==> 10-27 <==
==> flow/design.v <==
module ALU(
    input logic CLK,
    input logic RST,
    input logic ACT,
    input logic[3:0]  OP,
    input logic[1:0]  MOVI,
    input logic[31:0] REG_A,
    input logic[31:0] REG_B,
    input logic[31:0] MEM,
    input logic[31:0] IMM,
    output logic[31:0] DATA,
    output logic       RDY,
    output logic       VLD
);
    typedef enum logic [1:0] {
        INIT,
        FIRST_STAGE,
        MUL_FIRST_STAGE,
        MUL_SECOND_STAGE
    } state_type;
    state_type state_curr;
    state_type state_next;
    logic[31:0] operand_A;
    logic[31:0] operand_B;
    logic[31:0] norm_res;
    logic[31:0] norm_reg;
    logic[63:0] mult_res;
    logic       mult_req;
    always_comb begin
        case (state_curr)
            INIT:
                if (ACT) begin
                    if (mult_req)
                        state_next = MUL_FIRST_STAGE;
                    else
                        state_next = FIRST_STAGE;
                end else
                     state_next = INIT;
            FIRST_STAGE:      state_next = INIT;
            MUL_FIRST_STAGE:  state_next = MUL_SECOND_STAGE;
            MUL_SECOND_STAGE: state_next = INIT;
        endcase
    end
    always_ff @(posedge CLK) begin
        if (RST) begin
            state_curr  <= INIT;
        end else begin
            state_curr <= state_next;
            if (state_next == MUL_FIRST_STAGE)
                mult_res <= operand_A * operand_B;
            if (state_next == FIRST_STAGE)
                norm_reg <= norm_res;
        end
    end
    always_comb begin
        case (state_curr)
            INIT:             DATA = 32'b0;
            FIRST_STAGE:      DATA = norm_reg;
            MUL_FIRST_STAGE:  DATA = mult_res[31:0];
            MUL_SECOND_STAGE: DATA = mult_res[63:32];
        endcase
    end
    assign operand_A = REG_A;
    assign VLD = (state_curr != INIT) & ~RST;
    assign RDY = state_curr == INIT;
    always_comb begin
        case (MOVI)
            2'b00:   operand_B = REG_B;
            2'b01:   operand_B = MEM;
            2'b10:   operand_B = IMM;
            default: operand_B = '0;
        endcase
    end
    always_comb begin
        norm_res = 32'b0;
        mult_req = 0;
        if (RDY) begin
            case (OP)
                4'b0000: norm_res = operand_A + operand_B;             
                4'b0001: norm_res = operand_A - operand_B;             
                4'b0010: mult_req = 1;                                 
                4'b0011: norm_res = {1'b0, operand_B[31:1]};           
                4'b0100: norm_res = {operand_B[30:0], 1'b0};           
                4'b0101: norm_res = {operand_B[0], operand_B[31:1]};   
                4'b0110: norm_res = {operand_B[30:0], operand_B[31]};  
                4'b0111: norm_res = ~operand_B;                        
                4'b1000: norm_res = operand_A & operand_B;             
                4'b1001: norm_res = operand_A | operand_B;             
                4'b1010: norm_res = operand_A ^ operand_B;             
                4'b1011: norm_res = ~(operand_A & operand_B);          
                4'b1100: norm_res = ~(operand_A | operand_B);          
                4'b1101: norm_res = ~(operand_A ^ operand_B);          
                4'b1110: norm_res = operand_B + 1;                     
                4'b1111: norm_res = operand_B - 1;                     
            endcase
        end
    end
endmodule
==> flow/run.sh <==
#!/bin/bash
# the make line also repeats each setting of config.mk as NAME=value (left out here)
make -C /OpenROAD-flow-scripts/flow DESIGN_CONFIG=/design/flow/config.mk WORK_HOME=/design/flow/orfs CLKGATE_MAP_FILE= finish
==> flow/config.mk <==
export PLATFORM = sky130hd
export DESIGN_NAME = ALU
export DESIGN_NICKNAME = ALU
export VERILOG_FILES = /design/flow/design.v
export SDC_FILE = /design/flow/constraint.sdc
export NUM_CORES = 4
export LEC_CHECK = 0
export CAP_MARGIN = 20
export CORE_MARGIN = 2
export CORE_UTILIZATION = 65
export CTS_CLUSTER_SIZE = 90
export HOLD_SLACK_MARGIN = -0.1
export MAX_ROUTING_LAYER = met4
export SLEW_MARGIN = 20
==> flow/constraint.sdc <==
create_clock -name core_clock -period 8.26 [get_ports {CLK}]
set_input_delay 1.6520 -clock core_clock [delete_from_list [all_inputs] [get_ports {CLK}]]
set_output_delay 1.6520 -clock core_clock [all_outputs]
set_load 0.01 [all_outputs]
==> 10-13: changes against 10-27 <==
==> flow/config.mk (replaced) <==
export PLATFORM = sky130hd
export DESIGN_NAME = ALU
export DESIGN_NICKNAME = ALU
export VERILOG_FILES = /design/flow/design.v
export SDC_FILE = /design/flow/constraint.sdc
export NUM_CORES = 4
export LEC_CHECK = 0
export ABC_AREA = 1
export CAP_MARGIN = 20
export CORE_MARGIN = 2
export CORE_UTILIZATION = 40
export CTS_CLUSTER_DIAMETER = 384
export CTS_CLUSTER_SIZE = 30
export SETUP_SLACK_MARGIN = -0.95
export SLEW_MARGIN = 20
==> flow/constraint.sdc (replaced) <==
create_clock -name core_clock -period 10.5 [get_ports {CLK}]
set_input_delay 2.1000 -clock core_clock [delete_from_list [all_inputs] [get_ports {CLK}]]
set_output_delay 2.1000 -clock core_clock [all_outputs]
set_load 0.01 [all_outputs]
==> results <==
quantity                                                                   10-13                     10-27
Run status                                               complete, no violations    stopped before the end
Last stage reached                                                             -  global routing (5_1_grt)
Core region area                                                    118000 sq um               66900 sq um
Share of the yosys chip area belonging to registers                        6.16%                     6.68%
Ao+oa area frac                                                            6.98%                     11.1%
Area reported by Yosys stat                                          47500 sq um               43800 sq um
Distinct lib cells used                                                       56                        84
XOR-XNOR Cells, Area Fraction                                              1.42%                     2.82%
Top area contributor share                                                 37.8%                     41.0%
Avg Cell Area, Syn                                                    7.26 sq um                8.48 sq um
Post-placement worst setup slack                                       0.0238 ns                  -1.59 ns
Die area                                                            121000 sq um               69500 sq um
Number of resized instances in the post-cts repair step                        0                       381
Placer's final routability congestion estimate                              1.04                      1.09
Cell count after synthesis                                                  6541                      5161
Chip height                                                          349 microns               264 microns
DP HPWL                                                           155000 microns            158000 microns
Initial cell density of the core                                           40.3%                     65.4%
Total placed instance area                                           51700 sq um               52600 sq um
Mapped Nets                                                                 7967                      6587
Fraction of synthesized area in multiplexers                                  0%                     2.18%
